==> flow/design.v <==
module alu (
  input [32-1:0] a, b, 
  input [2:0] s, 
  input ext,addcom,
  output [32-1:0] y );
  wire [4:0] shamt;
  wire signed [31:0] sa, sb, sy, slt;
  wire [31:0] sltu;
  wire [31:0] yy;
  assign sa = $signed(a);
  assign sb = $signed(b);
  assign shamt = b[4:0];
  assign sy = sa >>> shamt;
  assign sltu = a <b ? 1:0;
  assign slt = sa <sb ? 1:0;
  assign y = addcom ?  a+b: yy;
  assign yy = s==3'b000 & ext ? a-b:
  			 s==3'b000 & ~ext ? a+b:
             s==3'b100 ? a ^ b:
             s==3'b110 ? a | b:
             s==3'b111 ? a & b:
             s==3'b010 ? slt:
             s==3'b011 ? sltu:
             s==3'b001 ? a << shamt:
             s==3'b101 & ~ext ? a >> shamt:
             s==3'b101 & ext ? sy: 0;
endmodule
module rfile (
 input clk,
 input [5-1:0] a1, a2, a3,
 output [32-1:0] rd1, rd2,
 input [32-1:0] wd3,
 input we3);
	reg [32-1:0] rf[0:32-1];
	assign rd1 = |a1 == 0 ? 0: rf[a1];
	assign rd2 = |a2 == 0 ? 0: rf[a2];
	always @(negedge clk) 
		if(we3) rf[a3] <= wd3;
endmodule
module rv32i (
    input clk,
    rst_n,
    input [32-1:0] instr,
    input [32-1:0] readdata,
    output reg [32-1:0] pc,
    output [32-1:0] adrdata,
    output [32-1:0] writedata,
    output we,
    output ecall
);
  reg [32-1:0] pcplus4D;
  wire [32-1:0] pcplus4;
  reg [32-1:0] pcBranchMissed;
  reg [32-1:0] instrD;
  wire stall;
  wire btakenD;
  wire bra_op;
  assign pcplus4 = pc + 4;
  wire pre_bra_op;
  wire [32-1:0] pcbranch;
  wire branchMiss;
  reg [1:0] bra_history[0:31];
  wire [4:0] bra_history_address;
  reg [4:0] bra_history_addressD;
  wire [12:0] imm_bF;
  wire [2:0] funct3F;
  wire [6:0] funct7F;
  wire [7-1:0] opcodeF;
  wire [5-1:0] rs1F, rs2F, rdF;
  wire [19:0] sextF;
  assign {funct7F, rs2F, rs1F, funct3F, rdF, opcodeF} = instr;
  assign sextF = {20{instr[31]}};
  assign imm_bF = {funct7F[6], rdF[0], funct7F[5:0], rdF[4:1], 1'b0};
  assign pre_bra_op = (opcodeF == 7'b1100011);
  assign pcbranch = pcplus4 + {sextF[18:0], imm_bF};
  assign bra_history_address = pc[6:2];
  wire bra_history_now;
  assign bra_history_now = bra_history[bra_history_address][1];
  always @(posedge clk or negedge rst_n) begin
    if (!rst_n) instrD <= 0;
    else if (!stall & branchMiss & bra_op) instrD <= 32'b0000000000000000000000000_0110011;
    else if (!stall) instrD <= instr;
  end
  integer i;
  always @(posedge clk or negedge rst_n) begin
    if (!rst_n) begin
      pc <= 0;
      pcBranchMissed <= 0;
      bra_history_addressD <= 0;
    end else if (!stall & branchMiss & bra_op) pc <= pcBranchMissed;
    else if (!stall & pre_bra_op & bra_history_now) begin
      pc <= pcbranch;
      pcBranchMissed <= pcplus4;
      bra_history_addressD <= bra_history_address;
    end else if (!stall & pre_bra_op & !bra_history_now) begin
      pc <= pcplus4;
      pcBranchMissed <= pcbranch;
      bra_history_addressD <= bra_history_address;
    end else if (!stall & branchMiss & bra_op) pc <= pcBranchMissed;
    else if (!stall) pc <= pcplus4;
  end
  always @(posedge clk or negedge rst_n) begin
    if (!rst_n) begin
      for (i = 0; i < 32; i = i + 1) begin
        bra_history[i] <= 2'b10;
      end
    end else if (!stall & bra_op & btakenD & bra_history[bra_history_addressD] != 2'b11)
      bra_history[bra_history_addressD] <= bra_history[bra_history_addressD] + 1;
    else if (!stall & bra_op & !btakenD & bra_history[bra_history_addressD] != 2'b00)
      bra_history[bra_history_addressD] <= bra_history[bra_history_addressD] - 1;
  end
  wire addcom;
  wire [2:0] funct3;
  wire [6:0] funct7;
  wire [5-1:0] rs1, rs2, rd;
  wire [32-1:0] reg1, reg2, reg1f, reg2f;
  wire [7-1:0] opcode;
  wire [ 5-1:0] shamt;
  wire [7-1:0] func;
  wire [11:0] imm_i, imm_s;
  wire [12:0] imm_b;
  wire [20:0] imm_j, imm_u;
  wire rwe;
  wire alu_op, imm_op;
  wire sw_op, beq_op, bne_op, blt_op, bge_op, bltu_op, bgeu_op, lw_op;
  wire slt_op, ecall_op;
  wire lui_op;
  wire ext;
  wire signed [31:0] sreg1, sreg2;
  wire [19:0] sext;
  wire [32-1:0] imm;
  reg [32-1:0] immE, reg1E, reg2E;
  wire [32-1:0] resultdata;
  reg [5-1:0] rdE, rdW;
  reg [2:0] funct3E;
  reg extE, sw_opE, lw_opE, lw_opM, lui_opE, ecall_opE, rweE, rweM, addcomE;
  reg [5-1:0] rdM;
  reg rweW, alu_opE;
  reg [5-1:0] rs1E, rs2E;
  wire lwstall, branchstall;
  reg [32-1:0] resultM;
  assign sreg1 = $signed(reg1f);
  assign sreg2 = $signed(reg2f);
  assign {funct7, rs2, rs1, funct3, rd, opcode} = instrD;
  assign sext = {20{instrD[31]}};
  assign imm_i = {funct7, rs2};
  assign imm_s = {funct7, rd};
  assign imm_b = {funct7[6], rd[0], funct7[5:0], rd[4:1], 1'b0};
  assign imm_j = {instrD[31], instrD[19:12], instrD[20], instrD[30:21], 1'b0};
  assign imm_u = instrD[31:12];
  assign sw_op = (opcode == 7'b0100011) & (funct3 == 3'b010);
  assign lw_op = (opcode == 7'b0000011) & (funct3 == 3'b010);
  assign alu_op = (opcode == 7'b0110011);
  assign imm_op = (opcode == 7'b0010011);
  assign bra_op = (opcode == 7'b1100011);
  assign lui_op = (opcode == 7'b0110111);
  assign beq_op = bra_op & (funct3 == 3'b000);
  assign bne_op = bra_op & (funct3 == 3'b001);
  assign blt_op = bra_op & (funct3 == 3'b100);
  assign bge_op = bra_op & (funct3 == 3'b101);
  assign bltu_op = bra_op & (funct3 == 3'b110);
  assign bgeu_op = bra_op & (funct3 == 3'b111);
  assign ecall_op = (opcode == 7'b1110011) & (funct3 == 3'b000);
  assign ext = alu_op & funct7[5];
  assign imm = imm_op | lw_op ? {sext, imm_i}:
				sw_op ? {sext, imm_s}:
	      lui_op ? {imm_u,12'b0}: {sext[10:0], imm_j};
  assign rwe = lw_op | alu_op | imm_op | lui_op;
  assign addcom = (lw_op | sw_op);
  rfile rfile_1 (
      .clk(clk),
      .rd1(reg1),
      .a1 (rs1),
      .rd2(reg2),
      .a2 (rs2),
      .wd3(resultdata),
      .a3 (rdW),
      .we3(rweW)
  );
  assign lwstall = ((rs1 == rdE) | ((rs2 == rdE) & !imm_op)) & lw_opE;
  assign branchstall =  (bra_op & rweE & (rs1 == rdE | rs2 == rdE)) |
      (bra_op & lw_opM & (rs1 == rdM | rs2 == rdM));
  assign stall = lwstall | branchstall;
  assign branchMiss = btakenD != bra_history[bra_history_addressD][1];
  assign reg1f = (rs1 != 0) & (rs1 == rdM) & rweM ? resultM : reg1;
  assign reg2f = (rs2 != 0) & (rs2 == rdM) & rweM ? resultM : reg2;
  assign btakenD = beq_op & (reg1f == reg2f) | bne_op & (reg1f != reg2f) |
		blt_op & (sreg1<sreg2)  | bge_op & (sreg1>=sreg2)  |
		bltu_op & (reg1f<reg2f)  | bgeu_op & (reg1f>=reg2f);
  always @(posedge clk or negedge rst_n) begin
    if (!rst_n) begin
      reg1E <= 0;
      reg2E <= 0;
      rdE <= 0;
      rs1E <= 0;
      rs2E <= 0;
      funct3E <= 0;
      sw_opE <= 0;
      lw_opE <= 0;
      ecall_opE <= 0;
      lui_opE <= 0;
      alu_opE <= 0;
      rweE <= 0;
      addcomE <= 0;
      extE <= 0;
      immE <= 0;
    end else if (stall) begin
      sw_opE <= 0;
      rweE   <= 0;
      lw_opE <= 0;
    end else begin
      reg1E <= reg1f;
      reg2E <= reg2f;
      rdE <= rd;
      rs1E <= rs1;
      rs2E <= rs2;
      funct3E <= funct3;
      sw_opE <= sw_op;
      lw_opE <= lw_op;
      ecall_opE <= ecall_op;
      lui_opE <= lui_op;
      alu_opE <= alu_op;
      rweE <= rwe;
      addcomE <= addcom;
      extE <= ext;
      immE <= imm;
    end
  end
  wire [32-1:0] srca, srcb, alub, result, aluresult;
  reg [32-1:0] alubM;
  reg sw_opM, ecall_opM;
  wire [32-1:0] fdata;
  reg  [32-1:0] fdataW;
  assign result = lui_opE ? immE : aluresult;
  assign srca = rweM & rs1E!=0 & rdM == rs1E ? resultM:
				rweW & rs1E!=0 & rdW == rs1E ? fdataW: reg1E;
  assign srcb = alu_opE ? alub : immE;
  assign alub = rweM & rs2E!=0 & rdM == rs2E ? resultM:
				rweW & rs2E!=0 & rdW == rs2E ? fdataW: reg2E;
  alu alu_1 (
      .a(srca),
      .b(srcb),
      .s(funct3E),
      .ext(extE),
      .addcom(addcomE),
      .y(aluresult)
  );
  always @(posedge clk or negedge rst_n) begin
    if (!rst_n) begin
      resultM <= 0;
      alubM <= 0;
      rdM <= 0;
      rweM <= 0;
      sw_opM <= 0;
      lw_opM <= 0;
      ecall_opM <= 0;
    end else begin
      resultM <= result;
      alubM <= alub;
      rdM <= rdE;
      rweM <= rweE;
      sw_opM <= sw_opE;
      lw_opM <= lw_opE;
      ecall_opM <= ecall_opE;
    end
  end
  reg lw_opW, ecall_opW;
  reg [32-1:0] resultW;
  reg [32-1:0] readdataW;
  assign we = sw_opM;
  assign adrdata = resultM;
  assign writedata = alubM;
  assign fdata = lw_opM ? readdata : resultM;
  always @(posedge clk or negedge rst_n) begin
    if (!rst_n) begin
      lw_opW <= 0;
      ecall_opW <= 0;
      rdW <= 0;
      rweW <= 0;
      fdataW <= 0;
      resultW <= 0;
      readdataW <= 0;
    end else begin
      lw_opW <= lw_opM;
      ecall_opW <= ecall_opM;
      rdW <= rdM;
      rweW <= rweM;
      readdataW <= readdata;
      fdataW <= fdata;
      resultW <= resultM;
    end
  end
  assign ecall = ecall_opW;
  assign resultdata = lw_opW ? readdataW : resultW;
endmodule
==> flow/run.sh <==
#!/bin/bash
# the make line also repeats each setting of config.mk as NAME=value (left out here)
make -C /OpenROAD-flow-scripts/flow DESIGN_CONFIG=/design/flow/config.mk WORK_HOME=/design/flow/orfs CLKGATE_MAP_FILE= finish
==> flow/config.mk <==
export PLATFORM = sky130hd
export DESIGN_NAME = rv32i
export DESIGN_NICKNAME = rv32i
export VERILOG_FILES = /design/flow/design.v
export SDC_FILE = /design/flow/constraint.sdc
export NUM_CORES = 4
export LEC_CHECK = 0
export CAP_MARGIN = 20
export CELL_PAD_IN_SITES_GLOBAL_PLACEMENT = 3
export CORE_ASPECT_RATIO = 1.23
export CORE_MARGIN = 2
export CORE_UTILIZATION = 40
export MAX_ROUTING_LAYER = met4
export SLEW_MARGIN = 20
==> flow/constraint.sdc <==
create_clock -name core_clock -period 11.5 [get_ports {clk}]
set_input_delay 2.3000 -clock core_clock [delete_from_list [all_inputs] [get_ports {clk}]]
set_output_delay 2.3000 -clock core_clock [all_outputs]
set_load 0.01 [all_outputs]
==> results.sh, run 1 <==
# physical design summary
export IMPL_flop_cell="edfxtp_1"
export IMPL_path_delay_family="multiplexers"
export IMPL_grt_overflow=0
export IMPL_startpoint="rfile_1.rf[11][12]"
export IMPL_clock_sink_count=1488
export IMPL_port_buffers=163
export IMPL_grt_pass1_vias=64500
export IMPL_setup_viol=0
export IMPL_edf_count=1024
export IMPL_worstPathCellList="mux4_2 > mux4_2 > mux2i_1 > nand2_1 > o21ai_0 > nor2_1 > ha_1 > nand4_1 > nor2_1 > buf_4 > o211ai_1 > a41oi_2 > buf_4 > a211oi_1 > a2111o_1 > nor2_2 > buf_6 > buf_4 > mux2i_4 > and2_4 > buf_4 > mux2_2"
export IMPL_vias_per_cell=6.13
export IMPL_fin_skew_ns=0.0803
export IMPL_status="timing/DRC/antenna clean"
export IMPL_tightest_slew_ns=1.29
export IMPL_p_per_area_nw_per_um2=176
export IMPL_hold_path_class="reg -> reg"
export IMPL_antenna_found_initial=19
export IMPL_topCellsByArea="edfxtp_1, mux4_2, dfrtp_1"
export IMPL_p_total_mw=17.2
export IMPL_adder_share=0.0262
export IMPL_leakage_nw=38.7
export IMPL_ys_ff=1488
export IMPL_synth_cells=6193
export IMPL_pwr_share_seq=0.378
export IMPL_slew_headroom=0.128
export IMPL_synthTopLogicFamily="multiplexers"
export IMPL_synthArstFlopShare=0.312
export IMPL_synthTopCellsByCount="edfxtp_1, mux4_2, nand2_1"
export IMPL_num_vias=62400
export IMPL_synth_area_per_cell_um2=13.2
export IMPL_dr_pass1_iters=6
export IMPL_crit_end="pcBranchMissed[5]"
export IMPL_drc=0
export IMPL_crit_type="reg -> reg"
export IMPL_simple_gate_share=0.0839
export IMPL_top_cell_area_share=0.377
export IMPL_cpPeakStageDelay_ns=0.51
export IMPL_routed_wl_um=343000
export IMPL_arrival_ns=11.97
export IMPL_powerClk_mw=7.13
export IMPL_synthMuxAreaShare=0.221
export IMPL_grt_pass1_wl_um=480000
export IMPL_rsz0062_at_grt="no"
export IMPL_gp_congestion=0.965
export IMPL_die_w_um=411
export IMPL_dp_cells=8838
export IMPL_nets=7583
export IMPL_p_int_mw=11.3
export IMPL_ff2ff_setup_slack_ns=0.21
export IMPL_dieArea_um2=207000
export IMPL_critPathBufInv=5
export IMPL_clkPwrFrac=0.415
export IMPL_root_buffer="clkbuf_16"
export IMPL_pg_comb_mw=3.54
export IMPL_post_cts_buffers=0
export IMPL_seq_power_mw=6.49
export IMPL_rows=183
export IMPL_worst_path_stages=22
export IMPL_synth_seq_share=0.520
export IMPL_cts_inserted_buffers=167
export IMPL_ys_cells=6193
export IMPL_reg2regPathDepth=22
export IMPL_tritoncts="built"
export IMPL_die_h_um=505
export IMPL_clkLatencyLatePin_ns=0.86
export IMPL_synth_dominant_cell_count="edfxtp_1"
export IMPL_syn_nets=6428
export IMPL_power_switching_mw=5.87
export IMPL_syn_cell_area_um2=81500
export IMPL_clk_pin_slew_worst_paths_ns=0.06
export IMPL_ys_sh_aoi=0.104
export IMPL_hpwl_um=226000
export IMPL_seqCellArea_um2=42400
export IMPL_top_area_cell="edfxtp_1"
export IMPL_setup_slack_ns=0.213
export IMPL_r2r_end="pcBranchMissed[5]"
export IMPL_detail_route_wl_per_cell_um=33.7
export IMPL_drv_cap=0
export IMPL_slew_violations=0
export IMPL_clockBufferDepth=3
export IMPL_ys_area_um2=81500
export IMPL_critPathMaxFanout=6
export IMPL_final_antenna_net_count=0
export IMPL_ys_types=95
export IMPL_worstPathRequired_ns=12.18
export IMPL_cp_slowest_cell="mux4_2"
export IMPL_warnings=1109
export IMPL_ys_warn_count=3
export IMPL_crit_top_cell="buf_4"
export IMPL_cts_htree_levels=4
export IMPL_end_kind="flop"
export IMPL_drt_iter0_drc=6451
export IMPL_r2r_start="rfile_1.rf[11][12]"
export IMPL_holdPathStages=0
export IMPL_hold_end="sw_opM"
export IMPL_combPwrFrac=0.206
export IMPL_fp_util=0.403
export IMPL_post_place_ws_ns=-0.0654
export IMPL_final_comb_area_um2=37100
export IMPL_fill_cells=18500
export IMPL_min_delay_start="sw_opE"
export IMPL_xor_area_frac=0.0141
export IMPL_startpoint_type="flop"
export IMPL_areaGrowthSynthToFinish_pct=19.4
export IMPL_maxPowerGroup="the clock network"
export IMPL_ir_drop_mv=0.170
export IMPL_switching_share=0.342
export IMPL_hold_violations=0
export IMPL_gr_usage_all_layers=0.337
export IMPL_final_cell_count_no_fill=10200
export IMPL_io_pins=164
export IMPL_grt_max_degree=190
export IMPL_coreArea_um2=202000
area by class of cell:
| class | count | area share |
|---|---|---|
| flip-flops and latches | 1488 | 0.436 |
| multi-input cells | 4078 | 0.382 |
| well taps | 2682 | 0.0345 |
| diodes | 12 | 0.000309 |
| clock inverters | 1124 | 0.0530 |
| inverters | 151 | 0.00585 |
| clock buffers | 203 | 0.0474 |
| repair buffers | 438 | 0.0405 |
layer usage:
metal | share of wire | GRT usage
met4 | 0.047 | 0.157
met2 | 0.49 | 0.539
met1 | 0.40 | 0.419
met3 | 0.061 | 0.0527
met5 | 0 | -
through the flow:
stage / utilization / setup TNS [ns] / instance area [um^2] / hold WS [ns]
after floorplan: - / 0 / 81500 / 0.331
after global placement: 0.432 / -0.872 / 87400 / 0.337
after detailed placement: 0.432 / -0.341 / 87400 / 0.342
after CTS: 0.480 / 0 / 97200 / 0.356
after global routing: 0.480 / 0 / 97200 / 0.368
final: 0.480 / 0 / 97200 / 0.352
what timing repair did:
item / 4_1_cts / 5_1_grt
endpoints found under the setup margin: 26 / 149
pin swaps: 0 / 0
endpoints found under the hold margin: 0 / 0
hold buffers: 0 / 0
gates resized: 3 / 9
==> inputs of run 2 (changes only) <==
CAP_MARGIN = 40   (was 20)
CELL_PAD_IN_SITES_GLOBAL_PLACEMENT = not set   (was 3)
CORE_ASPECT_RATIO = not set   (was 1.23)
CORE_UTILIZATION = 58   (was 40)
MAX_ROUTING_LAYER = not set   (was met4)
SETUP_SLACK_MARGIN = 1.66   (was not set)
SLEW_MARGIN = 5   (was 20)
clock period = 6.34 ns   (was 11.5 ns; I/O delays follow)
==> run 2 against run 1 <==
  * The layout now fails its checks (setup timing)
  * Setup slack got worse by 2.5 ns
  * Routed wire length fell by 4.1%
  * Synthesized cell count did not move
  * Core utilization rose by 25 points
  * Highest routed layer is now met5
  * Area after synthesis did not move
  * Via count rose by 9.5%
  * Combinational power rose by 100%
  * Register-to-register slack got worse by 2.5 ns
  * Critical path depth fell by 1
==> results.sh, run 2 <==
# physical design summary
export IMPL_dr_pass1_iters=9
export IMPL_flop_cell="edfxtp_1"
export IMPL_ff2ff_setup_slack_ns=-2.32
export IMPL_grt_overflow=0
export IMPL_adder_share=0.0262
export IMPL_reg2regPathDepth=21
export IMPL_crit_end="pcBranchMissed[26]"
export IMPL_p_per_area_nw_per_um2=312
export IMPL_final_antenna_net_count=0
export IMPL_drt_iter0_drc=10800
export IMPL_warnings=1114
export IMPL_dp_cells=8309
export IMPL_holdPathStages=0
export IMPL_crit_type="reg -> reg"
export IMPL_clk_pin_slew_worst_paths_ns=0.10
export IMPL_top_area_cell="edfxtp_1"
export IMPL_top_cell_area_share=0.377
export IMPL_r2r_start="rfile_1.rf[1][26]"
export IMPL_hpwl_um=201000
export IMPL_synth_seq_share=0.520
export IMPL_tritoncts="built"
export IMPL_setup_slack_ns=-2.32
export IMPL_leakage_nw=41.2
export IMPL_tns_ns=-363.80
export IMPL_grt_pass1_vias=68600
export IMPL_switching_share=0.352
export IMPL_cts_htree_levels=4
export IMPL_ys_ff=1488
export IMPL_synth_area_per_cell_um2=13.2
export IMPL_path_delay_family="multiplexers"
export IMPL_simple_gate_share=0.0839
export IMPL_powerClk_mw=12.9
export IMPL_hold_end="sw_opM"
export IMPL_detail_route_wl_per_cell_um=33.7
export IMPL_maxPowerGroup="the clock network"
export IMPL_port_buffers=163
export IMPL_dieArea_um2=143000
export IMPL_vias_per_cell=7.01
export IMPL_stdcell_area_um2=102000
export IMPL_syn_nets=6428
export IMPL_slew_violations=0
export IMPL_cp_slowest_cell="mux4_2"
export IMPL_synth_cells=6193
export IMPL_fin_skew_ns=0.0648
export IMPL_violations="setup timing"
export IMPL_root_buffer="clkbuf_16"
export IMPL_startpoint_type="flop"
export IMPL_final_cell_count_no_fill=9743
export IMPL_seq_power_mw=11.7
export IMPL_slew_headroom=0.271
export IMPL_post_route_util=0.730
export IMPL_combPwrFrac=0.225
export IMPL_num_vias=68300
export IMPL_areaGrowthSynthToFinish_pct=25.0
export IMPL_hold_violations=0
export IMPL_setup_viol=165
export IMPL_gp_congestion=1.10
export IMPL_gr_usage_all_layers=0.453
export IMPL_io_pins=164
export IMPL_arrival_ns=9.34
export IMPL_worst_path_stages=21
export IMPL_ys_warn_count=3
export IMPL_end_kind="flop"
export IMPL_pwr_share_seq=0.369
export IMPL_fp_util=0.584
export IMPL_topCellsByArea="edfxtp_1, mux4_2, dfrtp_1"
export IMPL_rsz0062_at_grt="yes"
export IMPL_fill_cells=8932
export IMPL_dpl_cell_area_um2=89100
export IMPL_pg_comb_mw=7.16
export IMPL_edf_count=1024
export IMPL_grt_pass1_wl_um=463000
export IMPL_grt_max_degree=174
export IMPL_r2r_end="pcBranchMissed[26]"
export IMPL_startpoint="rfile_1.rf[1][26]"
export IMPL_worstPathCellList="mux4_2 > mux4_2 > mux2i_4 > buf_6 > nand2_4 > o21ai_2 > nor2_1 > ha_1 > nand3_2 > nor3_4 > and3_4 > nand4_1 > a41oi_2 > a211oi_2 > a2111o_1 > nor2_4 > buf_12 > mux2i_4 > and2_4 > clkbuf_16 > mux2_4"
export IMPL_clockBufferDepth=3
export IMPL_xor_area_frac=0.0141
export IMPL_status="finished with violations"
export IMPL_hold_ws_ns=0.348
export IMPL_drv_cap=0
export IMPL_rows=137
export IMPL_clkLatencyLatePin_ns=0.84
export IMPL_cpPeakStageDelay_ns=0.53
export IMPL_cts_inserted_buffers=158
export IMPL_synthArstFlopShare=0.312
export IMPL_ys_area_um2=81500
export IMPL_die_h_um=379
export IMPL_nets=7963
export IMPL_drc=0
export IMPL_synthMuxAreaShare=0.221
export IMPL_tightest_slew_ns=1.09
export IMPL_antenna_found_initial=14
export IMPL_min_delay_start="sw_opE"
export IMPL_routed_wl_um=329000
export IMPL_synth_dominant_cell_count="edfxtp_1"
export IMPL_clock_sink_count=1488
export IMPL_clkPwrFrac=0.406
export IMPL_ys_types=95
export IMPL_hold_path_class="reg -> reg"
export IMPL_ys_cells=6193
export IMPL_die_w_um=379
export IMPL_synthTopLogicFamily="multiplexers"
export IMPL_critPathBufInv=3
export IMPL_syn_cell_area_um2=81500
export IMPL_synthTopCellsByCount="edfxtp_1, mux4_2, nand2_1"
export IMPL_p_int_mw=20.6
export IMPL_coreArea_um2=140000
export IMPL_ir_drop_mv=0.362
export IMPL_worstPathRequired_ns=7.02
export IMPL_power_switching_mw=11.2
export IMPL_critPathMaxFanout=7
export IMPL_ys_sh_aoi=0.104
run 2: per-stage QoR:
step	worst slack, ns	power, mW
2_1_floorplan	-1.26	16.3
3_3_place_gp	-2.41	19.1
3_5_place_dp	-2.49	19.1
4_1_cts	-2.16	31.3
5_1_grt	-2.39	33.0
6_report	-2.32	31.8
run 2: cell type report:
cell class	count	area, um^2	area share
multi-input cells	4078	39000	0.382
diodes	7	17.5	0.000172
clock inverters	1133	5110	0.0502
flip-flops and latches	1488	42400	0.417
well taps	1876	2350	0.0230
repair buffers	827	8100	0.0796
clock buffers	183	4290	0.0421
inverters	151	576	0.00565
run 2: layer usage:
layer | GRT usage | wire length, um
met1 | 0.562 | 113000
met2 | 0.684 | 150000
met3 | 0.143 | 41800
met4 | 0.307 | 24500
met5 | 0 | 80
run 2: what timing repair did:
| action | CTS | global route |
|---|---|---|
| hold buffers | 0 | 0 |
| setup buffers | 49 | 46 |
| gates resized | 202 | 304 |
| pin swaps | 92 | 91 |
| setup endpoints to repair | 2307 | 2308 |
| gates cloned | 9 | 5 |
==> inputs of run 3 (changes only) <==
CELL_PAD_IN_SITES_DETAIL_PLACEMENT = 0   (was not set)
CORE_MARGIN = 3   (was 2)
CORE_UTILIZATION = 66   (was 58)
CTS_CLUSTER_DIAMETER = 57   (was not set)
CTS_CLUSTER_SIZE = 21   (was not set)
SETUP_SLACK_MARGIN = 1.54   (was 1.66)
SLEW_MARGIN = 10   (was 5)
clock period = 6.33 ns   (was 6.34 ns; I/O delays follow)
==> run 3 against run 2 <==
  * The run now fails in 5_1_grt
  * Area after synthesis unchanged
  * Die area decreased by 11%
  * Synthesized cell count unchanged
==> results.sh, run 3 <==
# flow metrics
export IMPL_status="did not finish"
export IMPL_haltStage="5_1_grt"
export IMPL_tool_error="[ERROR GRT-0116] Global routing finished with congestion. Check the congestion regions in the DRC Viewer."
export IMPL_dieArea_um2=128000
export IMPL_hpwl_um=237000
export IMPL_port_buffers=163
export IMPL_topCellsByArea="edfxtp_1, mux4_2, dfrtp_1"
export IMPL_ys_sh_aoi=0.104
export IMPL_synthTopLogicFamily="multiplexers"
export IMPL_cts_inserted_buffers=115
export IMPL_cts_htree_levels=3
export IMPL_ys_types=95
export IMPL_ys_ff=1488
export IMPL_clockBufferDepth=3
export IMPL_flop_cell="edfxtp_1"
export IMPL_simple_gate_share=0.0839
export IMPL_post_place_ws_ns=-2.59
export IMPL_xor_area_frac=0.0141
export IMPL_rows=128
export IMPL_dpl_cell_area_um2=89000
export IMPL_io_pins=164
export IMPL_synthArstFlopShare=0.312
export IMPL_root_buffer="clkbuf_16"
export IMPL_edf_count=1024
export IMPL_synth_dominant_cell_count="edfxtp_1"
export IMPL_synth_cells=6193
export IMPL_coreArea_um2=122000
export IMPL_synthMuxAreaShare=0.221
export IMPL_die_h_um=357
export IMPL_adder_share=0.0262
export IMPL_ys_area_um2=81500
export IMPL_synth_seq_share=0.520
export IMPL_clock_sink_count=1488
export IMPL_gr_usage_all_layers=0.779
export IMPL_dp_cells=8064
export IMPL_die_w_um=357
export IMPL_top_cell_area_share=0.377
export IMPL_syn_nets=6428
export IMPL_synthTopCellsByCount="edfxtp_1, mux4_2, nand2_1"
export IMPL_fp_util=0.667
export IMPL_ys_warn_count=3
export IMPL_syn_cell_area_um2=81500
export IMPL_ys_cells=6193
export IMPL_gp_congestion=1.09
export IMPL_grt_overflow=9
export IMPL_hold_buffers=0
export IMPL_synth_area_per_cell_um2=13.2
export IMPL_top_area_cell="edfxtp_1"
-- run 3: layer usage --
layer,track usage,overflow
met1,0.781,0
met2,0.904,5
met3,0.679,0
met4,0.728,4
met5,0.517,0
-- run 3: repair_timing --
item | 4_1_cts
resized | 274
pin swaps | 98
gates cloned | 6
endpoints found under the hold margin | 0
setup endpoints to repair | 2309
buffers inserted | 62
-- run 3: metrics by stage --
stage	hold slack, ns	total power, mW
after floorplan	0.331	16.4
after global placement	0.334	19.0
after detailed placement	0.335	19.3
after CTS	0.354	30.8
==> inputs of run 4 (changes only) <==
CAP_MARGIN = 5   (was 40)
CELL_PAD_IN_SITES_DETAIL_PLACEMENT = not set   (was 0)
CORE_MARGIN = 2   (was 3)
CORE_UTILIZATION = 72   (was 66)
CTS_CLUSTER_DIAMETER = not set   (was 57)
CTS_CLUSTER_SIZE = 15   (was 21)
SETUP_SLACK_MARGIN = 1.35   (was 1.54)
SLEW_MARGIN = 20   (was 10)
TNS_END_PERCENT = 95   (was not set)
clock period = 10.2 ns   (was 6.33 ns; I/O delays follow)
==> run 4 against run 3 <==
  * The flow again stops in 5_1_grt
  * Synthesized cell count unchanged
  * Die area fell by 9.3%
  * Area after synthesis unchanged
==> results.sh, run 4 <==
# flow metrics
export IMPL_status="did not finish"
export IMPL_haltStage="5_1_grt"
export IMPL_tool_error="[ERROR GRT-0116] Global routing finished with congestion. Check the congestion regions in the DRC Viewer."
export IMPL_topCellsByArea="edfxtp_1, mux4_2, dfrtp_1"
export IMPL_synth_cells=6193
export IMPL_synth_dominant_cell_count="edfxtp_1"
export IMPL_simple_gate_share=0.0839
export IMPL_synthArstFlopShare=0.312
export IMPL_ys_area_um2=81500
export IMPL_dieArea_um2=116000
export IMPL_gp_congestion=1.09
export IMPL_syn_nets=6428
export IMPL_synthTopCellsByCount="edfxtp_1, mux4_2, nand2_1"
export IMPL_ys_sh_aoi=0.104
export IMPL_xor_area_frac=0.0141
export IMPL_rows=123
export IMPL_clockBufferDepth=3
export IMPL_coreArea_um2=112000
export IMPL_io_pins=164
export IMPL_ys_cells=6193
export IMPL_synth_area_per_cell_um2=13.2
export IMPL_top_cell_area_share=0.377
export IMPL_gr_usage_all_layers=1.03
export IMPL_cts_htree_levels=4
export IMPL_synth_seq_share=0.520
export IMPL_adder_share=0.0262
export IMPL_port_buffers=163
export IMPL_fp_util=0.725
export IMPL_hpwl_um=248000
export IMPL_syn_cell_area_um2=81500
export IMPL_synthMuxAreaShare=0.221
export IMPL_clock_sink_count=1488
export IMPL_ys_ff=1488
export IMPL_flop_cell="edfxtp_1"
export IMPL_dp_cells=7612
export IMPL_synthTopLogicFamily="multiplexers"
export IMPL_die_w_um=340
export IMPL_ys_warn_count=3
export IMPL_root_buffer="clkbuf_16"
export IMPL_die_h_um=340
export IMPL_top_area_cell="edfxtp_1"
export IMPL_grt_overflow=6653
export IMPL_edf_count=1024
export IMPL_hold_buffers=0
export IMPL_cts_inserted_buffers=156
export IMPL_ys_types=95
## run 4: routing by layer
layer | GRT usage | overflow
met1 | 1.01 | 1423
met2 | 1.09 | 2631
met3 | 0.993 | 1203
met4 | 1.05 | 1223
met5 | 0.908 | 173
## run 4: per-stage QoR
stage / utilization / setup TNS (ns) / instance area (um^2) / setup WS [ns]
after CTS: 0.857 / -80.58 / 96200 / -0.658
after detailed placement: 0.762 / -89.80 / 85600 / -0.784
after global placement: 0.762 / -6.46 / 85600 / -0.158
after floorplan: - / 0 / 81600 / 0.667
## run 4: repair_timing
action,CTS
pin swaps,53
hold endpoints to repair,0
setup buffers,52
gates resized,196
cloned,11
setup endpoints to repair,165
==> inputs of run 5 (changes only) <==
CAP_MARGIN = 40   (was 5)
CELL_PAD_IN_SITES_DETAIL_PLACEMENT = 2   (was not set)
CORE_MARGIN = 3   (was 2)
CORE_UTILIZATION = 24   (was 72)
CTS_CLUSTER_DIAMETER = 199   (was not set)
CTS_CLUSTER_SIZE = 21   (was 15)
PLACE_DENSITY = 0.38   (was not set)
SETUP_SLACK_MARGIN = not set   (was 1.35)
SLEW_MARGIN = 10   (was 20)
TNS_END_PERCENT = not set   (was 95)
clock period = 8.73 ns   (was 10.2 ns; I/O delays follow)
==> run 5 against run 4 <==
  * Now fails the layout checks on setup timing
  * Die area grew to 3.0 times the previous value
  * Synthesized cell count is the same
  * Area after synthesis unchanged
==> results.sh, run 5 <==
# physical design summary
export IMPL_die_h_um=589
export IMPL_areaGrowthSynthToFinish_pct=21.2
export IMPL_stdcell_area_um2=98700
export IMPL_ys_ff=1488
export IMPL_slew_violations=0
export IMPL_pg_comb_mw=5.14
export IMPL_drv_cap=0
export IMPL_synthTopLogicFamily="multiplexers"
export IMPL_drc=0
export IMPL_grt_pass1_vias=69900
export IMPL_crit_top_cell="buf_4"
export IMPL_ys_warn_count=3
export IMPL_simple_gate_share=0.0839
export IMPL_clkPwrFrac=0.322
export IMPL_seq_power_mw=8.53
export IMPL_violations="setup timing"
export IMPL_synthTopCellsByCount="edfxtp_1, mux4_2, nand2_1"
export IMPL_fp_util=0.241
export IMPL_clock_sink_count=1488
export IMPL_ys_sh_aoi=0.104
export IMPL_dieArea_um2=347000
export IMPL_ff2ff_setup_slack_ns=-1.04
export IMPL_grt_max_degree=181
export IMPL_fill_cells=36100
export IMPL_coreArea_um2=337000
export IMPL_cts_htree_levels=3
export IMPL_dr_pass1_iters=5
export IMPL_p_int_mw=12.6
export IMPL_fin_skew_ns=0.138
export IMPL_flop_cell="edfxtp_1"
export IMPL_hold_violations=0
export IMPL_hold_end="ecall_opW"
export IMPL_ys_cells=6193
export IMPL_die_w_um=589
export IMPL_clkLatencyLatePin_ns=0.93
export IMPL_worstPathRequired_ns=9.42
export IMPL_startpoint_type="flop"
export IMPL_warnings=1107
export IMPL_end_kind="flop"
export IMPL_clockBufferDepth=4
export IMPL_post_place_ws_ns=-1.24
export IMPL_setup_viol=165
export IMPL_critPathMaxFanout=8
export IMPL_vias_per_cell=5.27
export IMPL_critPathBufInv=5
export IMPL_syn_cell_area_um2=81500
export IMPL_min_delay_start="ecall_opM"
export IMPL_crit_type="reg -> reg"
export IMPL_ys_types=95
export IMPL_synth_dominant_cell_count="edfxtp_1"
export IMPL_ir_drop_mv=0.153
export IMPL_crit_end="pcBranchMissed[22]"
export IMPL_syn_nets=6428
export IMPL_top_area_cell="edfxtp_1"
export IMPL_drt_iter0_drc=5215
export IMPL_tritoncts="built"
export IMPL_cts_inserted_buffers=86
export IMPL_grt_pass1_wl_um=531000
export IMPL_reg2regPathDepth=21
export IMPL_top_cell_area_share=0.377
export IMPL_cpPeakStageDelay_ns=0.48
export IMPL_synth_cells=6193
export IMPL_holdPathStages=0
export IMPL_r2r_end="pcBranchMissed[22]"
export IMPL_path_delay_family="multiplexers"
export IMPL_leakage_nw=38.2
export IMPL_switching_share=0.373
export IMPL_xor_area_frac=0.0141
export IMPL_r2r_start="rfile_1.rf[11][3]"
export IMPL_ys_area_um2=81500
export IMPL_gr_usage_all_layers=0.210
export IMPL_detail_route_wl_per_cell_um=31.2
export IMPL_topCellsByArea="edfxtp_1, mux4_2, dfrtp_1"
export IMPL_cp_slowest_cell="a211oi_1"
export IMPL_root_buffer="clkbuf_16"
export IMPL_status="finished with violations"
export IMPL_grt_overflow=0
export IMPL_pwr_share_seq=0.423
export IMPL_synthMuxAreaShare=0.221
export IMPL_combPwrFrac=0.255
export IMPL_synth_seq_share=0.520
export IMPL_port_buffers=163
export IMPL_powerClk_mw=6.49
export IMPL_rsz0062_at_grt="yes"
export IMPL_maxPowerGroup="registers"
export IMPL_routed_wl_um=374000
export IMPL_hold_buffers=0
export IMPL_startpoint="rfile_1.rf[11][3]"
export IMPL_slew_headroom=0.331
export IMPL_edf_count=1024
export IMPL_antenna_found_initial=31
export IMPL_adder_share=0.0262
export IMPL_nets=7686
export IMPL_tightest_slew_ns=0.997
export IMPL_setup_slack_ns=-1.04
export IMPL_final_antenna_net_count=0
export IMPL_worstPathCellList="mux4_2 > nor2b_1 > a211oi_1 > a21oi_1 > mux2i_1 > buf_4 > a211oi_1 > ha_1 > nand3_1 > nor2_2 > buf_4 > and4_1 > nand4_1 > buf_4 > a2111o_1 > nor2_4 > buf_12 > mux2i_4 > and2_4 > buf_12 > mux2_4"
export IMPL_hpwl_um=252000
export IMPL_hold_path_class="reg -> reg"
export IMPL_power_switching_mw=7.52
export IMPL_synth_area_per_cell_um2=13.2
export IMPL_clk_pin_slew_worst_paths_ns=0.10
export IMPL_synthArstFlopShare=0.312
export IMPL_num_vias=63300
export IMPL_io_pins=164
export IMPL_gp_congestion=0.969
export IMPL_worst_path_stages=21
export IMPL_arrival_ns=10.46
export IMPL_rows=213
export IMPL_dpl_cell_area_um2=91200
export IMPL_p_per_area_nw_per_um2=204
==> run 5: cell type report <==
| type | instances | area (um^2) | area share |
|---|---|---|---|
| tap | 4515 | 5650 | 0.0572 |
| clock inverter | 1052 | 4150 | 0.0420 |
| clock buffer | 92 | 2210 | 0.0223 |
| sequential | 1488 | 42400 | 0.430 |
| inverter | 151 | 569 | 0.00577 |
| antenna | 10 | 25.0 | 0.000253 |
| timing repair buffer | 622 | 5930 | 0.0601 |
| multi-input combinational | 4078 | 37700 | 0.382 |
==> run 5: layer usage <==
layer | track usage | wire, um | vias up
met5 | 0 | 29 | -
li1 | - | - | 26800
met4 | 0.0890 | 15200 | 4
met2 | 0.353 | 183000 | 1767
met1 | 0.270 | 161000 | 34300
met3 | 0.0296 | 14800 | 513
==> run 5: timing repair <==
item	CTS	global route
setup buffers	17	19
pin swaps	36	30
gates resized	103	90
setup endpoints to repair	165	165
cloned	2	4
==> run 5: per-stage QoR <==
stage / power (mW) / hold WS, ns / setup TNS [ns] / utilization / std cells
6_report: 20.2 / 0.370 / -150.75 / 0.293 / 12000
5_1_grt: 21.5 / 0.393 / -189.33 / 0.293 / 12000
4_1_cts: 20.4 / 0.378 / -144.83 / 0.291 / 12000
3_5_place_dp: 14.2 / 0.352 / -178.30 / 0.270 / 10800
3_3_place_gp: 14.0 / 0.341 / -217.57 / 0.269 / 10800
2_1_floorplan: 11.9 / 0.331 / -1.79 / - / 6193
==> inputs of run 6 (changes only) <==
CAP_MARGIN = 20   (was 40)
CELL_PAD_IN_SITES_DETAIL_PLACEMENT = not set   (was 2)
CORE_MARGIN = 2   (was 3)
CORE_UTILIZATION = 72   (was 24)
CTS_CLUSTER_DIAMETER = not set   (was 199)
CTS_CLUSTER_SIZE = not set   (was 21)
PLACE_DENSITY = not set   (was 0.38)
PLACE_DENSITY_LB_ADDON = 0.0   (was not set)
SETUP_SLACK_MARGIN = 2.62   (was not set)
SLEW_MARGIN = 20   (was 10)
clock period = 11.2 ns   (was 8.73 ns; I/O delays follow)
==> run 6 against run 5 <==
  * Synthesized cell count unchanged
  * The flow now stops in 5_1_grt
  * Die area decreased by 67%
  * Area after synthesis unchanged
==> results.sh, run 6 <==
# flow metrics
export IMPL_haltStage="5_1_grt"
export IMPL_port_buffers=163
export IMPL_edf_count=1024
export IMPL_synth_cells=6193
export IMPL_rows=123
export IMPL_io_pins=164
export IMPL_syn_cell_area_um2=81500
export IMPL_gr_usage_all_layers=0.997
export IMPL_top_cell_area_share=0.377
export IMPL_top_area_cell="edfxtp_1"
export IMPL_topCellsByArea="edfxtp_1, mux4_2, dfrtp_1"
export IMPL_synthTopCellsByCount="edfxtp_1, mux4_2, nand2_1"
export IMPL_grt_overflow=4931
export IMPL_syn_nets=6428
export IMPL_dpl_cell_area_um2=85200
export IMPL_xor_area_frac=0.0141
export IMPL_die_h_um=340
export IMPL_ys_area_um2=81500
export IMPL_synth_seq_share=0.520
export IMPL_clock_sink_count=1488
export IMPL_cts_htree_levels=4
export IMPL_adder_share=0.0262
export IMPL_cts_inserted_buffers=157
export IMPL_hold_buffers=0
export IMPL_coreArea_um2=112000
export IMPL_synth_area_per_cell_um2=13.2
export IMPL_dieArea_um2=116000
export IMPL_ys_cells=6193
export IMPL_ys_ff=1488
export IMPL_gp_congestion=1.07
export IMPL_synthArstFlopShare=0.312
export IMPL_die_w_um=340
export IMPL_simple_gate_share=0.0839
export IMPL_clockBufferDepth=3
export IMPL_synth_dominant_cell_count="edfxtp_1"
export IMPL_ys_types=95
export IMPL_status="did not finish"
export IMPL_hpwl_um=233000
export IMPL_synthTopLogicFamily="multiplexers"
export IMPL_ys_sh_aoi=0.104
export IMPL_root_buffer="clkbuf_16"
export IMPL_fp_util=0.725
export IMPL_synthMuxAreaShare=0.221
export IMPL_ys_warn_count=3
export IMPL_tool_error="[ERROR GRT-0116] Global routing finished with congestion. Check the congestion regions in the DRC Viewer."
export IMPL_flop_cell="edfxtp_1"
-- run 6: per-layer routing --
metal  GRT overflow  track usage
met3            860        0.954
met1            832        0.973
met2           1998         1.06
met4           1089         1.02
met5            152        0.865
-- run 6: metrics by stage --
step / setup TNS (ns) / std cells / setup slack, ns / hold slack, ns
after floorplan: 0 / 6193 / 1.17 / 0.331
after CTS: -1.62 / 8992 / -0.0719 / 0.348
after detailed placement: -2.23 / 7562 / -0.144 / 0.335
after global placement: 0 / 7557 / 0.281 / 0.336
-- run 6: what timing repair did --
item | in CTS
cloned | 12
buffers inserted | 110
endpoints found under the setup margin | 767
pin swaps | 78
resized | 240
==> inputs of run 7 (changes only) <==
CAP_MARGIN = 40   (was 20)
CORE_UTILIZATION = 54   (was 72)
CTS_CLUSTER_SIZE = 93   (was not set)
PLACE_DENSITY_LB_ADDON = not set   (was 0.0)
SETUP_SLACK_MARGIN = not set   (was 2.62)
SLEW_MARGIN = 40   (was 20)
clock period = 8.73 ns   (was 11.2 ns; I/O delays follow)
==> run 7 against run 6 <==
  * Now fails the layout checks on setup timing
  * Die area is 33% higher
  * Synthesized cell count stayed put
  * Area after synthesis stayed put
==> results.sh, run 7 <==
# physical design summary
export IMPL_status="finished with violations"
export IMPL_violations="setup timing"
export IMPL_stdcell_area_um2=98300
export IMPL_grt_pass1_vias=64700
export IMPL_hold_violations=0
export IMPL_rsz0062_at_grt="yes"
export IMPL_critPathBufInv=2
export IMPL_setup_viol=165
export IMPL_synth_dominant_cell_count="edfxtp_1"
export IMPL_grt_pass1_wl_um=444000
export IMPL_maxPowerGroup="the clock network"
export IMPL_setup_slack_ns=-0.904
export IMPL_ys_warn_count=3
export IMPL_ys_cells=6193
export IMPL_clk_pin_slew_worst_paths_ns=0.06
export IMPL_fin_skew_ns=0.0647
export IMPL_clockBufferDepth=3
export IMPL_hold_path_class="reg -> reg"
export IMPL_power_switching_mw=7.65
export IMPL_ir_drop_mv=0.221
export IMPL_areaGrowthSynthToFinish_pct=20.6
export IMPL_switching_share=0.340
export IMPL_die_h_um=392
export IMPL_pwr_share_seq=0.381
export IMPL_slew_headroom=0.324
export IMPL_io_pins=164
export IMPL_detail_route_wl_per_cell_um=32.3
export IMPL_worst_path_stages=18
export IMPL_port_buffers=163
export IMPL_top_cell_area_share=0.377
export IMPL_dr_pass1_iters=7
export IMPL_fill_cells=11100
export IMPL_synth_area_per_cell_um2=13.2
export IMPL_ff2ff_setup_slack_ns=-0.90
export IMPL_clkPwrFrac=0.407
export IMPL_flop_cell="edfxtp_1"
export IMPL_coreArea_um2=150000
export IMPL_adder_share=0.0262
export IMPL_ys_types=95
export IMPL_p_int_mw=14.8
export IMPL_end_kind="flop"
export IMPL_top_area_cell="edfxtp_1"
export IMPL_r2r_end="pcBranchMissed[4]"
export IMPL_drv_cap=0
export IMPL_arrival_ns=10.32
export IMPL_ys_area_um2=81500
export IMPL_gr_usage_all_layers=0.404
export IMPL_die_w_um=392
export IMPL_reg2regPathDepth=18
export IMPL_rows=142
export IMPL_syn_cell_area_um2=81500
export IMPL_hpwl_um=202000
export IMPL_seq_power_mw=8.58
export IMPL_path_delay_family="multiplexers"
export IMPL_pg_comb_mw=4.76
export IMPL_slew_violations=0
export IMPL_dpl_cell_area_um2=87800
export IMPL_vias_per_cell=6.70
export IMPL_synthMuxAreaShare=0.221
export IMPL_crit_type="reg -> reg"
export IMPL_r2r_start="rfile_1.rf[30][8]"
export IMPL_clkLatencyLatePin_ns=0.81
export IMPL_simple_gate_share=0.0839
export IMPL_drc=0
export IMPL_syn_nets=6428
export IMPL_startpoint="rfile_1.rf[30][8]"
export IMPL_nets=7688
export IMPL_clock_sink_count=1488
export IMPL_p_per_area_nw_per_um2=229
export IMPL_cts_htree_levels=4
export IMPL_fp_util=0.544
export IMPL_final_comb_area_um2=37600
export IMPL_xor_area_frac=0.0141
export IMPL_synthTopCellsByCount="edfxtp_1, mux4_2, nand2_1"
export IMPL_post_route_util=0.656
export IMPL_leakage_nw=39.4
export IMPL_topCellsByArea="edfxtp_1, mux4_2, dfrtp_1"
export IMPL_synth_seq_share=0.520
export IMPL_critPathMaxFanout=14
export IMPL_dp_cells=8249
export IMPL_hold_end="sw_opM"
export IMPL_crit_end="pcBranchMissed[4]"
export IMPL_seqCellArea_um2=42400
export IMPL_cts_inserted_buffers=164
export IMPL_holdPathStages=0
export IMPL_powerClk_mw=9.17
export IMPL_dieArea_um2=154000
export IMPL_ys_ff=1488
export IMPL_final_antenna_net_count=0
export IMPL_tritoncts="built"
export IMPL_gp_congestion=1.06
export IMPL_synthTopLogicFamily="multiplexers"
export IMPL_worstPathRequired_ns=9.41
export IMPL_root_buffer="clkbuf_16"
export IMPL_cp_slowest_cell="mux4_2"
export IMPL_worstPathCellList="mux4_2 > mux4_2 > mux2i_1 > nand2_1 > o211ai_1 > ha_1 > nand4_1 > nor2_2 > o211ai_1 > a41oi_2 > a211oi_2 > a2111o_1 > nor2_4 > buf_12 > mux2i_4 > and2_4 > buf_12 > mux2_2"
export IMPL_grt_max_degree=182
export IMPL_synth_cells=6193
export IMPL_routed_wl_um=311000
export IMPL_min_delay_start="sw_opE"
export IMPL_grt_overflow=0
export IMPL_drt_iter0_drc=8562
export IMPL_final_cell_count_no_fill=9606
export IMPL_cpPeakStageDelay_ns=0.49
export IMPL_num_vias=64400
export IMPL_warnings=1111
export IMPL_startpoint_type="flop"
export IMPL_edf_count=1024
export IMPL_ys_sh_aoi=0.104
export IMPL_synthArstFlopShare=0.312
export IMPL_antenna_found_initial=14
export IMPL_combPwrFrac=0.211
export IMPL_tightest_slew_ns=1.00
export IMPL_tns_ns=-129.73
-- run 7: area by class of cell --
class | instances | area share
sequential | 1488 | 0.432
multi-input combinational | 4078 | 0.383
timing repair buffer | 546 | 0.0561
clock inverter | 1141 | 0.0540
clock buffer | 180 | 0.0435
tap | 2016 | 0.0257
inverter | 151 | 0.00578
antenna | 6 | 0.000153
-- run 7: per-layer routing --
layer	wire [um]	part of all wire	up-vias	global-route usage
met5	53	0.00017	-	0
met4	17900	0.058	8	0.223
met3	33400	0.11	895	0.104
met2	143000	0.46	4191	0.615
met1	116000	0.37	32400	0.532
li1	-	-	26900	-
-- run 7: per-stage QoR --
stage / total power, mW / hold slack, ns / setup slack, ns
final: 22.5 / 0.375 / -0.904
after CTS: 22.5 / 0.393 / -0.746
after global placement: 13.7 / 0.338 / -0.991
after global routing: 23.6 / 0.389 / -1.11
after floorplan: 11.9 / 0.331 / -0.0682
after detailed placement: 13.8 / 0.335 / -1.01
-- run 7: repair_timing --
item | CTS | global route
cloned | 2 | 2
hold buffers | 0 | 0
gates resized | 70 | 54
pin swaps | 13 | 4
endpoints found under the setup margin | 165 | 165
buffers inserted | 12 | 11
==> inputs of run 8 (changes only) <==
CELL_PAD_IN_SITES_DETAIL_PLACEMENT = 0   (was not set)
CORE_MARGIN = 3   (was 2)
CORE_UTILIZATION = 47   (was 54)
CTS_CLUSTER_DIAMETER = 199   (was not set)
CTS_CLUSTER_SIZE = 21   (was 93)
PLACE_DENSITY = 0.38   (was not set)
SLEW_MARGIN = 10   (was 40)
clock period = 6.33 ns   (was 8.73 ns; I/O delays follow)
==> run 8 against run 7 <==
  * Still fails the layout checks on setup timing
  * Flip-flop count unchanged
  * Global-route usage is 4.5 points lower
  * Sequential power grew 38%
  * Critical path type unchanged
==> results.sh, run 8 <==
# physical design summary
export IMPL_min_delay_start="ecall_opM"
export IMPL_areaGrowthSynthToFinish_pct=20.5
export IMPL_reg2regPathDepth=21
export IMPL_ys_cells=6193
export IMPL_fin_skew_ns=0.0666
export IMPL_nets=7918
export IMPL_top_area_cell="edfxtp_1"
export IMPL_cts_htree_levels=3
export IMPL_routed_wl_um=323000
export IMPL_hold_violations=0
export IMPL_synth_area_per_cell_um2=13.2
export IMPL_setup_viol=165
export IMPL_powerClk_mw=8.45
export IMPL_cpPeakStageDelay_ns=0.51
export IMPL_drv_cap=0
export IMPL_grt_pass1_wl_um=463000
export IMPL_die_w_um=422
export IMPL_syn_cell_area_um2=81500
export IMPL_final_cell_count_no_fill=10000
export IMPL_end_kind="flop"
export IMPL_warnings=1115
export IMPL_vias_per_cell=6.40
export IMPL_worstPathCellList="mux4_2 > mux4_2 > mux2i_4 > buf_4 > nand2_1 > o21ai_2 > nor2_4 > ha_4 > nand3_4 > nor3_4 > and3_4 > nand4_1 > nand3_2 > a211oi_2 > a2111o_1 > nor2_4 > buf_12 > mux2i_4 > and2_4 > buf_6 > mux2_2"
export IMPL_r2r_end="bra_history_addressD[1]"
export IMPL_critPathBufInv=3
export IMPL_switching_share=0.361
export IMPL_rsz0062_at_grt="yes"
export IMPL_clock_sink_count=1488
export IMPL_gr_usage_all_layers=0.359
export IMPL_grt_max_degree=154
export IMPL_tritoncts="built"
export IMPL_p_int_mw=17.4
export IMPL_die_h_um=422
export IMPL_startpoint_type="flop"
export IMPL_edf_count=1024
export IMPL_clockBufferDepth=3
export IMPL_port_buffers=163
export IMPL_hpwl_um=213000
export IMPL_hold_buffers=0
export IMPL_seq_power_mw=11.8
export IMPL_detail_route_wl_per_cell_um=32.2
export IMPL_critPathMaxFanout=8
export IMPL_status="finished with violations"
export IMPL_arrival_ns=9.18
export IMPL_worstPathRequired_ns=6.98
export IMPL_synthTopCellsByCount="edfxtp_1, mux4_2, nand2_1"
export IMPL_power_switching_mw=9.82
export IMPL_cts_inserted_buffers=81
export IMPL_ys_area_um2=81500
export IMPL_synth_seq_share=0.520
export IMPL_ff2ff_setup_slack_ns=-2.20
export IMPL_hold_end="ecall_opW"
export IMPL_drc=0
export IMPL_synth_cells=6193
export IMPL_gp_congestion=1.02
export IMPL_crit_type="reg -> reg"
export IMPL_r2r_start="rfile_1.rf[19][26]"
export IMPL_setup_slack_ns=-2.20
export IMPL_slew_violations=0
export IMPL_synthMuxAreaShare=0.221
export IMPL_top_cell_area_share=0.377
export IMPL_cp_slowest_cell="mux4_2"
export IMPL_leakage_nw=39.5
export IMPL_path_delay_family="multiplexers"
export IMPL_synthArstFlopShare=0.312
export IMPL_tightest_slew_ns=1.02
export IMPL_adder_share=0.0262
export IMPL_flop_cell="edfxtp_1"
export IMPL_final_antenna_net_count=0
export IMPL_topCellsByArea="edfxtp_1, mux4_2, dfrtp_1"
export IMPL_io_pins=164
export IMPL_slew_headroom=0.316
export IMPL_seqCellArea_um2=42400
export IMPL_dr_pass1_iters=8
export IMPL_p_per_area_nw_per_um2=277
export IMPL_synthTopLogicFamily="multiplexers"
export IMPL_pwr_share_seq=0.432
export IMPL_num_vias=64200
export IMPL_ys_types=95
export IMPL_pg_comb_mw=7.00
export IMPL_clkLatencyLatePin_ns=0.76
export IMPL_ir_drop_mv=0.251
export IMPL_coreArea_um2=172000
export IMPL_crit_end="bra_history_addressD[1]"
export IMPL_grt_pass1_vias=65200
export IMPL_clk_pin_slew_worst_paths_ns=0.09
export IMPL_simple_gate_share=0.0839
export IMPL_holdPathStages=0
export IMPL_rows=152
export IMPL_maxPowerGroup="registers"
export IMPL_dieArea_um2=178000
export IMPL_xor_area_frac=0.0141
export IMPL_fp_util=0.474
export IMPL_synth_dominant_cell_count="edfxtp_1"
export IMPL_violations="setup timing"
export IMPL_drt_iter0_drc=8129
export IMPL_grt_overflow=0
export IMPL_final_comb_area_um2=37800
export IMPL_ys_sh_aoi=0.104
export IMPL_dp_cells=8850
export IMPL_clkPwrFrac=0.311
export IMPL_worst_path_stages=21
export IMPL_hold_path_class="reg -> reg"
export IMPL_startpoint="rfile_1.rf[19][26]"
export IMPL_antenna_found_initial=17
export IMPL_ys_warn_count=3
export IMPL_ys_ff=1488
export IMPL_fill_cells=14600
export IMPL_post_place_ws_ns=-2.61
export IMPL_p_total_mw=27.2
export IMPL_combPwrFrac=0.257
export IMPL_syn_nets=6428
export IMPL_root_buffer="clkbuf_16"
-- run 8: what timing repair did --
action | in CTS | in global routing
pin swaps | 34 | 38
setup buffers | 29 | 11
endpoints found under the setup margin | 165 | 170
cloned | 12 | 0
gates resized | 119 | 89
-- run 8: layout make-up --
type	instances	area share
clock buffer	94	0.0215
clock inverter	1045	0.0422
multi-input combinational	4078	0.385
tap	2310	0.0294
antenna	8	0.000204
sequential	1488	0.432
inverter	151	0.00579
timing repair buffer	859	0.0837
-- run 8: metal layers --
| layer | track usage | routed length (um) | up-vias |
|---|---|---|---|
| met3 | 0.0722 | 26400 | 708 |
| met5 | 0 | 56 | - |
| met2 | 0.561 | 152000 | 3353 |
| met4 | 0.184 | 17400 | 10 |
| met1 | 0.480 | 127000 | 32900 |
| li1 | - | - | 27300 |
-- run 8: through the flow --
| stage | hold WS (ns) | utilization | cell area [um^2] | TNS, ns |
|---|---|---|---|---|
| after floorplan | 0.331 | - | 81600 | -183.75 |
| after global placement | 0.335 | 0.526 | 90500 | -391.39 |
| after detailed placement | 0.335 | 0.527 | 90700 | -403.28 |
| after CTS | 0.356 | 0.570 | 98000 | -329.76 |
| after global routing | 0.375 | 0.571 | 98200 | -377.46 |
| final | 0.355 | 0.571 | 98200 | -347.33 |
==> inputs of run 9 (changes only) <==
CAP_MARGIN = 20   (was 40)
CELL_PAD_IN_SITES_DETAIL_PLACEMENT = not set   (was 0)
CORE_MARGIN = 2   (was 3)
CORE_UTILIZATION = 65   (was 47)
CTS_CLUSTER_DIAMETER = 52   (was 199)
CTS_CLUSTER_SIZE = 39   (was 21)
MAX_ROUTING_LAYER = met4   (was not set)
PLACE_DENSITY = not set   (was 0.38)
SETUP_SLACK_MARGIN = -0.63   (was not set)
SLEW_MARGIN = 20   (was 10)
clock period = 8.07 ns   (was 6.33 ns; I/O delays follow)
==> run 9 against run 8 <==
  * The run now fails in 5_1_grt
  * Area after synthesis unchanged
  * Synthesized cell count did not move
  * Die area decreased by 28%
==> results.sh, run 9 <==
# flow metrics
export IMPL_haltStage="5_1_grt"
export IMPL_ys_warn_count=3
export IMPL_dp_cells=7881
export IMPL_grt_overflow=790
export IMPL_hold_buffers=0
export IMPL_synth_seq_share=0.520
export IMPL_die_h_um=358
export IMPL_cts_inserted_buffers=114
export IMPL_synthTopCellsByCount="edfxtp_1, mux4_2, nand2_1"
export IMPL_root_buffer="clkbuf_16"
export IMPL_synthMuxAreaShare=0.221
export IMPL_synth_area_per_cell_um2=13.2
export IMPL_flop_cell="edfxtp_1"
export IMPL_gp_congestion=1.09
export IMPL_ys_sh_aoi=0.104
export IMPL_ys_cells=6193
export IMPL_top_cell_area_share=0.377
export IMPL_port_buffers=163
export IMPL_ys_area_um2=81500
export IMPL_gr_usage_all_layers=0.866
export IMPL_cts_htree_levels=3
export IMPL_status="did not finish"
export IMPL_die_w_um=358
export IMPL_clock_sink_count=1488
export IMPL_hpwl_um=233000
export IMPL_fp_util=0.656
export IMPL_synthArstFlopShare=0.312
export IMPL_tool_error="[ERROR GRT-0232] Routing congestion too high. Check the congestion heatmap in the GUI."
export IMPL_synth_dominant_cell_count="edfxtp_1"
export IMPL_syn_nets=6428
export IMPL_coreArea_um2=124000
export IMPL_dieArea_um2=128000
export IMPL_clockBufferDepth=3
export IMPL_synthTopLogicFamily="multiplexers"
export IMPL_rows=129
export IMPL_synth_cells=6193
export IMPL_simple_gate_share=0.0839
export IMPL_ys_types=95
export IMPL_syn_cell_area_um2=81500
export IMPL_io_pins=164
export IMPL_edf_count=1024
export IMPL_ys_ff=1488
export IMPL_topCellsByArea="edfxtp_1, mux4_2, dfrtp_1"
export IMPL_xor_area_frac=0.0141
export IMPL_top_area_cell="edfxtp_1"
export IMPL_adder_share=0.0262
[run 9: timing repair]
item                       in CTS
hold endpoints to repair        0
setup buffers                  21
gates resized                 124
pin swaps                      45
gates cloned                    3
setup endpoints to repair     165
[run 9: per-layer routing]
metal  overflow  global-route usage
met1        113               0.864
met2        318               0.953
met3        157               0.786
met4        202               0.815
met5          -                   -
[run 9: metrics by stage]
step	hold WS [ns]	setup WS, ns	total power, mW	area [um^2]
detailed placement	0.336	-2.15	15.0	87000
global placement	0.335	-1.71	14.7	87000
CTS	0.352	-1.44	24.0	95700
floorplan	0.331	-0.594	12.8	81500
==> inputs of run 10 (changes only) <==
CAP_MARGIN = 40   (was 20)
CORE_UTILIZATION = 66   (was 65)
CTS_CLUSTER_DIAMETER = not set   (was 52)
CTS_CLUSTER_SIZE = 41   (was 39)
HOLD_SLACK_MARGIN = 0.29   (was not set)
MAX_ROUTING_LAYER = not set   (was met4)
SETUP_SLACK_MARGIN = not set   (was -0.63)
SLEW_MARGIN = 40   (was 20)
clock period = 7.9 ns   (was 8.07 ns; I/O delays follow)
==> run 10 against run 9 <==
  * The run again fails in 5_1_grt
  * Area after synthesis is the same
  * Synthesized cell count is the same
  * Die area shrank 1.5%
==> results.sh, run 10 <==
# flow metrics
export IMPL_hpwl_um=206000
export IMPL_synth_cells=6193
export IMPL_synthArstFlopShare=0.312
export IMPL_cts_htree_levels=4
export IMPL_synthTopLogicFamily="multiplexers"
export IMPL_synth_dominant_cell_count="edfxtp_1"
export IMPL_synth_seq_share=0.520
export IMPL_fp_util=0.667
export IMPL_syn_cell_area_um2=81500
export IMPL_coreArea_um2=122000
export IMPL_grt_overflow=190
export IMPL_port_buffers=163
export IMPL_synth_area_per_cell_um2=13.2
export IMPL_simple_gate_share=0.0839
export IMPL_ys_sh_aoi=0.104
export IMPL_status="did not finish"
export IMPL_synthMuxAreaShare=0.221
export IMPL_clock_sink_count=1488
export IMPL_top_area_cell="edfxtp_1"
export IMPL_adder_share=0.0262
export IMPL_rows=128
export IMPL_top_cell_area_share=0.377
export IMPL_ys_area_um2=81500
export IMPL_ys_types=95
export IMPL_synthTopCellsByCount="edfxtp_1, mux4_2, nand2_1"
export IMPL_topCellsByArea="edfxtp_1, mux4_2, dfrtp_1"
export IMPL_ys_cells=6193
export IMPL_gp_congestion=1.08
export IMPL_haltStage="5_1_grt"
export IMPL_flop_cell="edfxtp_1"
export IMPL_io_pins=164
export IMPL_gr_usage_all_layers=0.794
export IMPL_clockBufferDepth=3
export IMPL_die_h_um=355
export IMPL_xor_area_frac=0.0141
export IMPL_root_buffer="clkbuf_16"
export IMPL_edf_count=1024
export IMPL_ys_ff=1488
export IMPL_cts_inserted_buffers=157
export IMPL_dpl_cell_area_um2=86900
export IMPL_ys_warn_count=3
export IMPL_die_w_um=355
export IMPL_tool_error="[ERROR GRT-0232] Routing congestion too high. Check the congestion heatmap in the GUI."
export IMPL_syn_nets=6428
export IMPL_dieArea_um2=126000
export IMPL_hold_buffers=0
## run 10: routing by layer
layer	GRT usage	overflow
met3	0.684	6
met4	0.753	75
met5	0.480	3
met1	0.806	10
met2	0.916	96
## run 10: timing repair
action                                  CTS
gates resized                           133
pin swaps                                39
gates cloned                              6
endpoints found under the setup margin  165
setup buffers                            35
## run 10: through the flow
step / TNS, ns / std cells / power [mW] / setup slack (ns) / hold slack (ns)
after CTS: -230.40 / 9183 / 25.7 / -1.53 / 0.370
after detailed placement: -220.74 / 7833 / 15.1 / -1.53 / 0.338
after global placement: -179.98 / 7829 / 15.0 / -1.24 / 0.339
after floorplan: -54.22 / 6193 / 13.1 / -0.483 / 0.331
==> inputs of run 11 (changes only) <==
CAP_MARGIN = 20   (was 40)
CORE_UTILIZATION = 65   (was 66)
CTS_CLUSTER_DIAMETER = 52   (was not set)
CTS_CLUSTER_SIZE = 52   (was 41)
MAX_ROUTING_LAYER = met4   (was not set)
SETUP_SLACK_MARGIN = 2.14   (was not set)
SLEW_MARGIN = 20   (was 40)
TNS_END_PERCENT = 5   (was not set)
clock period = 8.07 ns   (was 7.9 ns; I/O delays follow)
==> run 11 against run 10 <==
  * The flow again stops in 5_1_grt
  * Synthesized cell count unchanged
  * Area after synthesis unchanged
  * Die area rose by 1.5%
==> results.sh, run 11 <==
# flow metrics
export IMPL_status="did not finish"
export IMPL_haltStage="5_1_grt"
export IMPL_tool_error="[ERROR GRT-0232] Routing congestion too high. Check the congestion heatmap in the GUI."
export IMPL_gp_congestion=1.11
export IMPL_ys_area_um2=81500
export IMPL_top_area_cell="edfxtp_1"
export IMPL_fp_util=0.656
export IMPL_root_buffer="clkbuf_16"
export IMPL_ys_cells=6193
export IMPL_dieArea_um2=128000
export IMPL_synth_dominant_cell_count="edfxtp_1"
export IMPL_post_place_ws_ns=-1.49
export IMPL_synthArstFlopShare=0.312
export IMPL_rows=129
export IMPL_gr_usage_all_layers=0.781
export IMPL_coreArea_um2=124000
export IMPL_topCellsByArea="edfxtp_1, mux4_2, dfrtp_1"
export IMPL_ys_warn_count=3
export IMPL_synthTopCellsByCount="edfxtp_1, mux4_2, nand2_1"
export IMPL_synth_cells=6193
export IMPL_synthMuxAreaShare=0.221
export IMPL_simple_gate_share=0.0839
export IMPL_die_w_um=358
export IMPL_port_buffers=163
export IMPL_hpwl_um=223000
export IMPL_xor_area_frac=0.0141
export IMPL_top_cell_area_share=0.377
export IMPL_die_h_um=358
export IMPL_hold_buffers=0
export IMPL_cts_htree_levels=3
export IMPL_clockBufferDepth=3
export IMPL_ys_ff=1488
export IMPL_flop_cell="edfxtp_1"
export IMPL_io_pins=164
export IMPL_ys_types=95
export IMPL_ys_sh_aoi=0.104
export IMPL_synth_area_per_cell_um2=13.2
export IMPL_cts_inserted_buffers=117
export IMPL_synth_seq_share=0.520
export IMPL_syn_nets=6428
export IMPL_edf_count=1024
export IMPL_synthTopLogicFamily="multiplexers"
export IMPL_adder_share=0.0262
export IMPL_syn_cell_area_um2=81500
export IMPL_grt_overflow=73
export IMPL_dpl_cell_area_um2=86800
export IMPL_clock_sink_count=1488
run 11: metal layers:
layer / GRT usage / GRT overflow
met1: 0.781 / 2
met2: 0.902 / 40
met5: - / -
met3: 0.657 / 7
met4: 0.722 / 24
run 11: timing repair:
action | 4_1_cts
pin swaps | 26
cloned | 2
gates resized | 87
endpoints found under the setup margin | 2299
setup buffers | 34
run 11: through the flow:
stage / cells / util
CTS: 9132 / 0.772
floorplan: 6193 / -
global placement: 7851 / 0.699
detailed placement: 7851 / 0.699
Power figures rest on the tool's default switching activity, not on a simulated workload.
